Setup of run 1:
==> flow/design.v (excerpt) <==
module alu_top #(
    parameter A_WIDTH_TOP = 16,
    parameter B_WIDTH_TOP = 16
) (
    input   CLK,rst,
    input   [3 : 0] ALU_FUNC,
    input   [A_WIDTH_TOP - 1 : 0] A,
    input   [B_WIDTH_TOP - 1 : 0] B,
    output  [A_WIDTH_TOP + B_WIDTH_TOP - 1 : 0] Arith_OUT, Logic_OUT, CMP_OUT,Shift_OUT,
    output  Carry_OUT, Arith_Flag, Logic_Flag, CMP_Flag, Shift_Flag
);
wire Arith_EN, Logic_EN, CMP_EN, Shift_EN;
Decoder_Unit U0 (
    .DEC_ALU_FUNC(ALU_FUNC[3 : 2]),
    .DEC_Arith_Enable(Arith_EN),
    .DEC_Logic_Enable(Logic_EN),
    .DEC_CMP_Enable  (CMP_EN),
    .DEC_Shift_Enable(Shift_EN)
);
Arithmetic_Unit #(.A_WIDTH(A_WIDTH_TOP), .B_WIDTH(B_WIDTH_TOP)) U1 (
    .clk(CLK),
    .rst(rst),
    .A(A),
    .B(B),
    .Arith_ALU_FUNC(ALU_FUNC[1 : 0]),
    .Arith_Enable(Arith_EN),
    .Arith_OUT(Arith_OUT),
    .Carry_OUT(Carry_OUT),
    .Arith_Flag(Arith_Flag)
);
Logic_Unit #(.A_WIDTH(A_WIDTH_TOP), .B_WIDTH(B_WIDTH_TOP)) U2 (
    .clk(CLK),
    .rst(rst),
    .A(A),
    .B(B),
    .Logic_ALU_FUNC(ALU_FUNC[1 : 0]),
    .Logic_Enable(Logic_EN),
    .Logic_OUT(Logic_OUT),
    .Logic_Flag(Logic_Flag)
);
CMP_Unit #(.A_WIDTH(A_WIDTH_TOP), .B_WIDTH(B_WIDTH_TOP)) U3 (
    .clk(CLK),
    .rst(rst),
    .A(A),
    .B(B),
    .CMP_ALU_FUNC(ALU_FUNC[1 : 0]),
    .CMP_Enable(CMP_EN),
    .CMP_OUT(CMP_OUT),
    .CMP_Flag(CMP_Flag)
);
Shift_Unit #(.A_WIDTH(A_WIDTH_TOP), .B_WIDTH(B_WIDTH_TOP)) U4 (
    .clk(CLK),
    .rst(rst),
    .A(A),
    .B(B),
    .Shift_ALU_FUNC(ALU_FUNC[1 : 0]),
    .Shift_Enable(Shift_EN),
    .Shift_OUT(Shift_OUT),
    .Shift_Flag(Shift_Flag)
);
endmodule
Size: about 170 I/O pins, about 0.036 mm² of cells after synthesis.
==> flow/config.mk <==
export PLATFORM = sky130hd
export DESIGN_NAME = alu_top
export DESIGN_NICKNAME = alu_top
export VERILOG_FILES = /design/flow/design.v
export SDC_FILE = /design/flow/constraint.sdc
export NUM_CORES = 4
export LEC_CHECK = 0
export CAP_MARGIN = 20
export CORE_ASPECT_RATIO = 1.36
export CORE_MARGIN = 8
export CORE_UTILIZATION = 23
export GPL_TIMING_DRIVEN = 0
export HOLD_SLACK_MARGIN = 0.02
export MAX_ROUTING_LAYER = met4
export MIN_ROUTING_LAYER = met2
export PLACE_DENSITY = 0.69
export SLEW_MARGIN = 15
export TNS_END_PERCENT = 15
==> flow/constraint.sdc <==
create_clock -name core_clock -period 178.0 [get_ports {CLK}]
set_input_delay 35.6000 -clock core_clock [delete_from_list [all_inputs] [get_ports {CLK}]]
set_output_delay 35.6000 -clock core_clock [all_outputs]
set_load 0.01 [all_outputs]
run.sh (not shown) runs the stock make flow with config.mk's settings and CLKGATE_MAP_FILE=.
| run 1 | all stages done | FAIL | design-rule violations |
Inputs modified between run 1 and run 2:
==> flow/config.mk <==
export PLATFORM = sky130hd
export DESIGN_NAME = alu_top
export DESIGN_NICKNAME = alu_top
export VERILOG_FILES = /design/flow/design.v
export SDC_FILE = /design/flow/constraint.sdc
export NUM_CORES = 4
export LEC_CHECK = 0
export CAP_MARGIN = 20
export CORE_MARGIN = 3
export CORE_UTILIZATION = 40
export GPL_TIMING_DRIVEN = 0
export SLEW_MARGIN = 20
export TNS_END_PERCENT = 15
==> flow/constraint.sdc <==
create_clock -name core_clock -period 130.0 [get_ports {CLK}]
set_input_delay 26.0000 -clock core_clock [delete_from_list [all_inputs] [get_ports {CLK}]]
set_output_delay 26.0000 -clock core_clock [all_outputs]
set_load 0.01 [all_outputs]
## What came out
Diff run 1..run 2 | cell depth of the worst hold path | unchanged. Run 2 | stages: all done | timing, DRC, antenna: all pass. From the logs: run 1 reached the end of the flow and failed the layout checks with design-rule violations. Compared with run 1, in run 2 global-route usage -0.24 points; clock network area share ~0 delta. Area inside the core boundary sits lower in run 2 than in run 1. Between run 2 and run 1, layout overhead on the synthesized area is higher for run 1, run 2 comes in under that.
The inputs of run 3 differ from those of run 2 as listed below.
diff --git a/flow/config.mk b/flow/config.mk
--- a/flow/config.mk
+++ b/flow/config.mk
@@ -8,6 +8,7 @@
 export CAP_MARGIN = 20
-export CORE_MARGIN = 3
-export CORE_UTILIZATION = 40
-export GPL_TIMING_DRIVEN = 0
+export CORE_MARGIN = 2
+export CORE_UTILIZATION = 65
+export CTS_CLUSTER_DIAMETER = 323
+export CTS_CLUSTER_SIZE = 59
+export MAX_ROUTING_LAYER = met4
 export SLEW_MARGIN = 20
-export TNS_END_PERCENT = 15
==> results <==
The fraction of standard cell area that is sequential in run 3 sits 0.22 points above the value recorded for run 2.
On setup slack of the critical path after layout, run 3 does better than run 2.
Summary of run 3 over run 2: slew of the pin with the lowest slew margin held, met2 routing resource usage after global routing went up 17 points, aggregate routed wire length went down 7.9%.
Here is what was changed in the inputs of run 4 compared with run 3.
diff --git a/flow/config.mk b/flow/config.mk
--- a/flow/config.mk
+++ b/flow/config.mk
@@ -8,7 +8,6 @@
 export CAP_MARGIN = 20
+export CORE_ASPECT_RATIO = 0.71
 export CORE_MARGIN = 2
-export CORE_UTILIZATION = 65
-export CTS_CLUSTER_DIAMETER = 323
-export CTS_CLUSTER_SIZE = 59
-export MAX_ROUTING_LAYER = met4
+export CORE_UTILIZATION = 40
 export SLEW_MARGIN = 20
+export TNS_END_PERCENT = 90
Findings:
- Of run 4 and run 3, it is run 4 that has the higher worst hold slack.
- Re register-to-register slack: run 4 and run 3 aren't equal, and the higher value belongs to run 3.
- Delta (run 4 minus run 3): routed length on met1 increased 32%; final cell count increased 7.9%; transition time of the tightest slew-check pin increased 0.0053 ns; worst setup slack decreased 0.56 ns.
For run 5, these inputs were changed with respect to run 4:
diff --git a/flow/config.mk b/flow/config.mk
--- a/flow/config.mk
+++ b/flow/config.mk
@@ -8,6 +8,9 @@
 export CAP_MARGIN = 20
-export CORE_ASPECT_RATIO = 0.71
 export CORE_MARGIN = 2
-export CORE_UTILIZATION = 40
+export CORE_UTILIZATION = 65
+export CTS_CLUSTER_DIAMETER = 78
+export CTS_CLUSTER_SIZE = 100
+export HOLD_SLACK_MARGIN = 0.27
+export PLACE_DENSITY_LB_ADDON = 0.02
 export SLEW_MARGIN = 20
-export TNS_END_PERCENT = 90
+export TNS_END_PERCENT = 10
--- outcome ---
Run 5 against run 4: flip-flop count essentially unchanged, maximum frequency picked up an extra 0.096 MHz. Comparing run 5 with run 4, the sequential share of layout area came out essentially unchanged. Against run 4, worst setup slack in run 5 came out better. Between run 5 and run 4, the yosys cell count figures differ only marginally.
#### Input delta (run 6 over run 5)
==> flow/config.mk <==
export PLATFORM = sky130hd
export DESIGN_NAME = alu_top
export DESIGN_NICKNAME = alu_top
export VERILOG_FILES = /design/flow/design.v
export SDC_FILE = /design/flow/constraint.sdc
export NUM_CORES = 4
export LEC_CHECK = 0
export ABC_AREA = 1
export CAP_MARGIN = 20
export CORE_MARGIN = 2
export CORE_UTILIZATION = 40
export CTS_CLUSTER_DIAMETER = 258
export CTS_CLUSTER_SIZE = 98
export PLACE_DENSITY_LB_ADDON = 0.01
export SLEW_MARGIN = 20
export TNS_END_PERCENT = 5
Notes after the runs:
The post-route fraction of the period consumed by the critical path of run 6 falls short of that of run 5 by 4.9 points.
The register share of the cell area in run 6 sits 0.19 points below the value recorded for run 5.
Post-synthesis instance area ends up higher on run 6.
Delta (run 6 minus run 5): worst hold slack increased 0.0061 ns; first-pass GRT wire length increased 9.7%; number of hold-repair buffers added at the cts stage essentially unchanged.

== job 1221 ==
Starting RTL as in the previous note.
export LEC_CHECK = 0
export CAP_MARGIN = 20
export CORE_MARGIN = 2
export CORE_UTILIZATION = 40
export SLEW_MARGIN = 20
create_clock -name core_clock -period 130.0 [get_ports {CLK}]
For job 3714, these inputs were changed with respect to job 1221:
--- a/flow/config.mk
+++ b/flow/config.mk
@@ -8,4 +8,6 @@
 export CAP_MARGIN = 20
 export CORE_MARGIN = 2
-export CORE_UTILIZATION = 40
+export CORE_UTILIZATION = 65
+export PLACE_DENSITY_LB_ADDON = 0.02
 export SLEW_MARGIN = 20
+export TNS_END_PERCENT = 10
==> results <==
- Sort job 1221 and job 3714 by largest stage delay on the critical path, ascending, and job 3714 comes first.
- met3 track demand over resource in global routing ended up 4.9 points higher on job 3714 than on job 1221.
- From job 1221 to job 3714 the numbers moved as follows: area of combinational cells with multiple inputs shows no meaningful change; via count shows an increase of 521; reg-to-reg setup timing slack shows a reduction of 90 ps; number of cells in the design after placement shows a reduction of 429.
- Critical path depth in job 3714 is 5 above job 1221.
- | routed wire length | higher: job 1221 |
Here is what was changed in the inputs of job 7214 compared with job 3714.
--- a/flow/config.mk
+++ b/flow/config.mk
@@ -7,7 +7,10 @@
 export LEC_CHECK = 0
 export CAP_MARGIN = 20
+export CELL_PAD_IN_SITES_DETAIL_PLACEMENT = 2
+export CORE_ASPECT_RATIO = 0.71
 export CORE_MARGIN = 2
-export CORE_UTILIZATION = 65
-export PLACE_DENSITY_LB_ADDON = 0.02
+export CORE_UTILIZATION = 40
+export GPL_ROUTABILITY_DRIVEN = 0
+export MIN_ROUTING_LAYER = met2
 export SLEW_MARGIN = 20
-export TNS_END_PERCENT = 10
+export TNS_END_PERCENT = 90
==> comparison <==
Status for job 7214 and job 3714: clean finish in job 3714 only
Job 7214 never completed, since it errored out during global routing (5_1_grt).
Diff job 7214..job 3714 | number of register bits inferred by synthesis | unchanged
Cmp job 7214 and job 3714 / estimated wirelength of the detail-placed design / higher: job 7214
Area of the core region of job 7214 exceeds that of job 3714 by more than half.
Job 3714 -> job 7214: mean instance size in the synthesized netlist flat
From job 7214 to job 3714, cell area after synthesis did not move at all.
Job 7214 vs. job 3714: width of the chip increased 50%, die area now larger.
